// uart_edge_detection
module uart_edge_detection (
    input logic clk,           
    input logic rst_n,         
    input logic uart_rx,       
    output logic uart_tx,      
    output logic led_rx,       
    output logic led_tx,       
    output logic data_ready    
);
export LEC_CHECK = 0
export CAP_MARGIN = 35
export CELL_PAD_IN_SITES_DETAIL_PLACEMENT = 0
export CELL_PAD_IN_SITES_GLOBAL_PLACEMENT = 0
export CORE_MARGIN = 2
export CORE_UTILIZATION = 72
export CTS_CLUSTER_DIAMETER = 240
export PLACE_DENSITY_LB_ADDON = 0.0
export SETUP_SLACK_MARGIN = 0.97
export SLEW_MARGIN = 20
create_clock -name core_clock -period 3.37 [get_ports {clk}]
run.sh (not shown) runs the stock make flow with config.mk's settings and CLKGATE_MAP_FILE=.
Next try:
CORE_UTILIZATION = 58   (was 72)
HOLD_SLACK_MARGIN = 0.11   (was not set)
PLACE_DENSITY = 0.89   (was not set)
PLACE_DENSITY_LB_ADDON = not set   (was 0.0)
SETUP_SLACK_MARGIN = not set   (was 0.97)
clock period = 6.62 ns   (was 3.37 ns; I/O delays follow)
Result:
- clock-buffer cell count decreases by 5
- hold slack improves by 0.31 ns
- first-iteration DRC count goes down by 4.9%
- non-clock buffer count is lower by 110
- via count is lower by 4.5%
- core utilization shrinks by 21 points
- total power fell by 50%
Next try:
CORE_UTILIZATION = 72   (was 58)
HOLD_SLACK_MARGIN = not set   (was 0.11)
PLACE_DENSITY = not set   (was 0.89)
PLACE_DENSITY_LB_ADDON = 0.0   (was not set)
SETUP_SLACK_MARGIN = 0.44   (was not set)
SLEW_MARGIN = 40   (was 20)
clock period = 3.19 ns   (was 6.62 ns; I/O delays follow)
What happened: Via count rises by 4.0%; core utilization rises by 21 points; die size falls by 19%; wire length rises by 7.7%; worst setup slack degrades by 3.0 ns; cell area rises by 7.4%; count of clock-buffer cells in the layout rises by 2; cell count rises by 3.5%; clock power rises by 110%.
Next try:
CAP_MARGIN = 20   (was 35)
CELL_PAD_IN_SITES_DETAIL_PLACEMENT = not set   (was 0)
CELL_PAD_IN_SITES_GLOBAL_PLACEMENT = not set   (was 0)
CTS_CLUSTER_DIAMETER = not set   (was 240)
CTS_CLUSTER_SIZE = 10   (was not set)
PLACE_DENSITY = 0.38   (was not set)
PLACE_DENSITY_LB_ADDON = not set   (was 0.0)
SETUP_SLACK_MARGIN = 0.76   (was 0.44)
SLEW_MARGIN = 20   (was 40)
After rerunning: First-iteration DRC count fell by 7.3%; total power drops by 1.5%; count of clock-buffer cells in the layout fell by 2; synthesized cell count does not change; maximum frequency grows by 0.94%.


## green
The RTL this note starts from:
==> flow/design.v <==
module uart_tx #(
    parameter BAUD_DIV = 434
) (
    input logic clk,
    input logic rst_n,
    input logic tx_start,
    input logic [7:0] data_in,
    output logic tx_busy,
    output logic tx
);
    logic [9:0] tx_shift;   
    logic [3:0] bit_count;
    logic [11:0] baud_counter;
    logic tx_active;
    always_ff @(posedge clk or negedge rst_n) begin
        if (!rst_n) begin
            tx_active <= 0;
            baud_counter <= 0;
            tx_busy <= 0;
            tx <= 1;   
        end else begin
            if (tx_start && !tx_active) begin
                tx_active <= 1;
                tx_shift <= {1'b1, data_in, 1'b0};   
                baud_counter <= BAUD_DIV;
                bit_count <= 0;
                tx_busy <= 1;
            end else if (tx_active) begin
                if (baud_counter == 0) begin
                    baud_counter <= BAUD_DIV;
                    tx <= tx_shift[0];   
                    tx_shift <= {1'b1, tx_shift[9:1]};   
                    bit_count <= bit_count + 1;
                    if (bit_count == 9) begin   
                        tx_active <= 0;
                        tx_busy <= 0;
                    end
                end else begin
                    baud_counter <= baud_counter - 1;
                end
            end
        end
    end
endmodule
module uart_rx #(
    parameter BAUD_DIV = 434   
) (
    input logic clk,
    input logic rst_n,
    input logic rx,
    output logic [7:0] data_out,
    output logic data_valid,
	 	output logic [7:0] leds
);
    logic [11:0] baud_counter;
    logic [3:0] bit_count;
    logic [7:0] rx_shift;
    logic rx_active;
    always_ff @(posedge clk or negedge rst_n) begin
        if (!rst_n) begin
            baud_counter <= 0;
            bit_count <= 0;
            rx_active <= 0;
            data_valid <= 0;
            rx_shift <= 8'b0;   
        end else begin
            if (!rx_active && !rx) begin
                rx_active <= 1;
                baud_counter <= BAUD_DIV / 2;
                bit_count <= 0;
                rx_shift <= 8'b0;   
            end else if (rx_active) begin
                if (baud_counter == 0) begin
                    baud_counter <= BAUD_DIV;
                    if (bit_count < 9) begin
                        rx_shift <= {rx, rx_shift[7:1]};   
                        bit_count <= bit_count + 1;
                    end else begin
                        rx_active <= 0;
                        data_out <= rx_shift;  
								leds <= rx_shift;
                        data_valid <= 1;
                    end
                end else begin
                    baud_counter <= baud_counter - 1;
                end
            end else begin
                data_valid <= 0;
            end
        end
    end
endmodule
module uart_edge_detection (
    input logic clk,           
    input logic rst_n,         
    input logic uart_rx,       
    output logic uart_tx,      
    output logic led_rx,       
    output logic led_tx,       
    output logic data_ready    
);
    parameter CLOCK_FREQ = 50000000;    
    parameter BAUD_RATE  = 115200;
    parameter BAUD_DIV   = CLOCK_FREQ / BAUD_RATE;
    parameter THRESHOLD  = 4;           
    logic [7:0] rx_data;
    logic rx_done;
    logic [7:0] processed_data;
    logic tx_start;
    logic tx_busy;
    logic [7:0] image_data [0:63];     
    logic [7:0] conv_result [0:35];    
    logic [5:0] rx_counter;            
    logic [5:0] tx_counter;            
    typedef enum logic [1:0] {IDLE, RECEIVE, PROCESS, SEND} state_t;
    state_t state, next_state;
    uart_rx #(
        .BAUD_DIV(BAUD_DIV)
    ) uart_receiver (
        .clk(clk),
        .rst_n(rst_n),
        .rx(uart_rx),
        .data_out(rx_data),
        .data_valid(rx_done)
    );
    uart_tx #(
        .BAUD_DIV(BAUD_DIV)
    ) uart_transmitter (
        .clk(clk),
        .rst_n(rst_n),
        .tx_start(tx_start),
        .data_in(processed_data),
        .tx_busy(tx_busy),
        .tx(uart_tx)
    );
    always_ff @(posedge clk or negedge rst_n) begin
        if (!rst_n)
            state <= IDLE;
        else
            state <= next_state;
    end
    always_comb begin
        case (state)
            IDLE:      next_state = (rx_done) ? RECEIVE : IDLE;
            RECEIVE:   next_state = (rx_counter == 6'd63 && rx_done) ? PROCESS : RECEIVE;
            PROCESS:   next_state = SEND;
            SEND:      next_state = (tx_counter == 6'd36 && !tx_busy) ? IDLE : SEND;
            default:   next_state = IDLE;
        endcase
    end
    always_ff @(posedge clk or negedge rst_n) begin
        if (!rst_n) begin
            rx_counter <= 6'd0;
        end else if ((state == IDLE || state == RECEIVE) && rx_done) begin
            image_data[rx_counter] <= rx_data;
            rx_counter <= rx_counter + 1;
        end else if (state == IDLE) begin
            rx_counter <= 6'd0;
        end
    end
    integer i, j, k, l;
    reg [3:0] sum;
    always_ff @(posedge clk or negedge rst_n) begin
        if (!rst_n) begin
            for (i = 0; i < 36; i = i + 1)
                conv_result[i] <= 8'd0;
        end else if (state == PROCESS) begin
            for (i = 0; i < 6; i = i + 1) begin
                for (j = 0; j < 6; j = j + 1) begin
                    sum = 0;
                    for (k = 0; k < 3; k = k + 1) begin
                        for (l = 0; l < 3; l = l + 1) begin
                            sum = sum + image_data[(i + k) * 8 + (j + l)][0];
                        end
                    end
                    conv_result[i * 6 + j] <= (sum >= THRESHOLD) ? 8'b1 : 8'b0;
                end
            end
        end
    end
    always_ff @(posedge clk or negedge rst_n) begin
        if (!rst_n) begin
            tx_counter <= 6'd0;
            tx_start <= 1'b0;
            processed_data <= 8'd0;
        end else if (state == SEND) begin
            if (!tx_busy && !tx_start) begin
                tx_start <= 1'b1;
                processed_data <= conv_result[tx_counter];
                tx_counter <= tx_counter + 1;
            end else if (tx_start && tx_busy) begin
                tx_start <= 1'b0;
            end
        end else begin
            tx_counter <= 6'd0;
            tx_start <= 1'b0;
        end
    end
    always_ff @(posedge clk or negedge rst_n) begin
        if (!rst_n) begin
            led_rx <= 1'b0;
            led_tx <= 1'b0;
            data_ready <= 1'b0;
        end else begin
            led_rx <= (state == RECEIVE) ? rx_done : 1'b0;
            led_tx <= (state == SEND) ? ~tx_busy : 1'b0;
            data_ready <= (state == SEND);  
        end
    end
endmodule
Settings: LEC_CHECK=0, ABC_AREA=1, CAP_MARGIN=35, CELL_PAD_IN_SITES_DETAIL_PLACEMENT=2, CELL_PAD_IN_SITES_GLOBAL_PLACEMENT=0, CORE_MARGIN=7, CORE_UTILIZATION=22, CTS_CLUSTER_DIAMETER=240, CTS_CLUSTER_SIZE=46, HOLD_SLACK_MARGIN=0.13, MAX_ROUTING_LAYER=met4, MIN_ROUTING_LAYER=met2, PLACE_DENSITY=0.89, SETUP_SLACK_MARGIN=0.75, SLEW_MARGIN=20, TNS_END_PERCENT=30; clock period 5.67 ns.
green went all the way through the flow, and no timing, DRC or antenna check failed.
#### Input delta (orange over green)
Settings: swapping 7 for 2 in CORE_MARGIN; clearing TNS_END_PERCENT, which used to be 30; clearing SETUP_SLACK_MARGIN, which used to be 0.75; swapping 22 for 70 in CORE_UTILIZATION; clearing MAX_ROUTING_LAYER, which used to be met4; swapping 0.13 for -0.0 in HOLD_SLACK_MARGIN; clearing ABC_AREA, which used to be 1; clearing MIN_ROUTING_LAYER, which used to be met2; swapping 46 for 15 in CTS_CLUSTER_SIZE; swapping 2 for 0 in CELL_PAD_IN_SITES_DETAIL_PLACEMENT; swapping 5.67 for 3.19 in the clock period (ns, I/O delays scaled along).
[summary]
Number of standard cells reported by yosys was higher in green than in orange. orange vs. green: compound-cell area share of the yosys netlist moved up; power in sequential cells increased 92%. Against green, orange reports a worst setup slack that is lower. [orange vs green] clock insertion delay at the later pin of the skew report: lower in orange. Peak clock frequency supported by timing was lower in the run labelled green. Taking green as the reference, in orange design area decreased about 1.2%; count of flip-flops with a built-in enable after synthesis held; maximum VDD drop grew by about 55%. Nothing crashed in orange and all stages finished; the problem is that the final layout failed, the offending checks being setup timing.
Power is estimated from default activity; no workload was simulated.
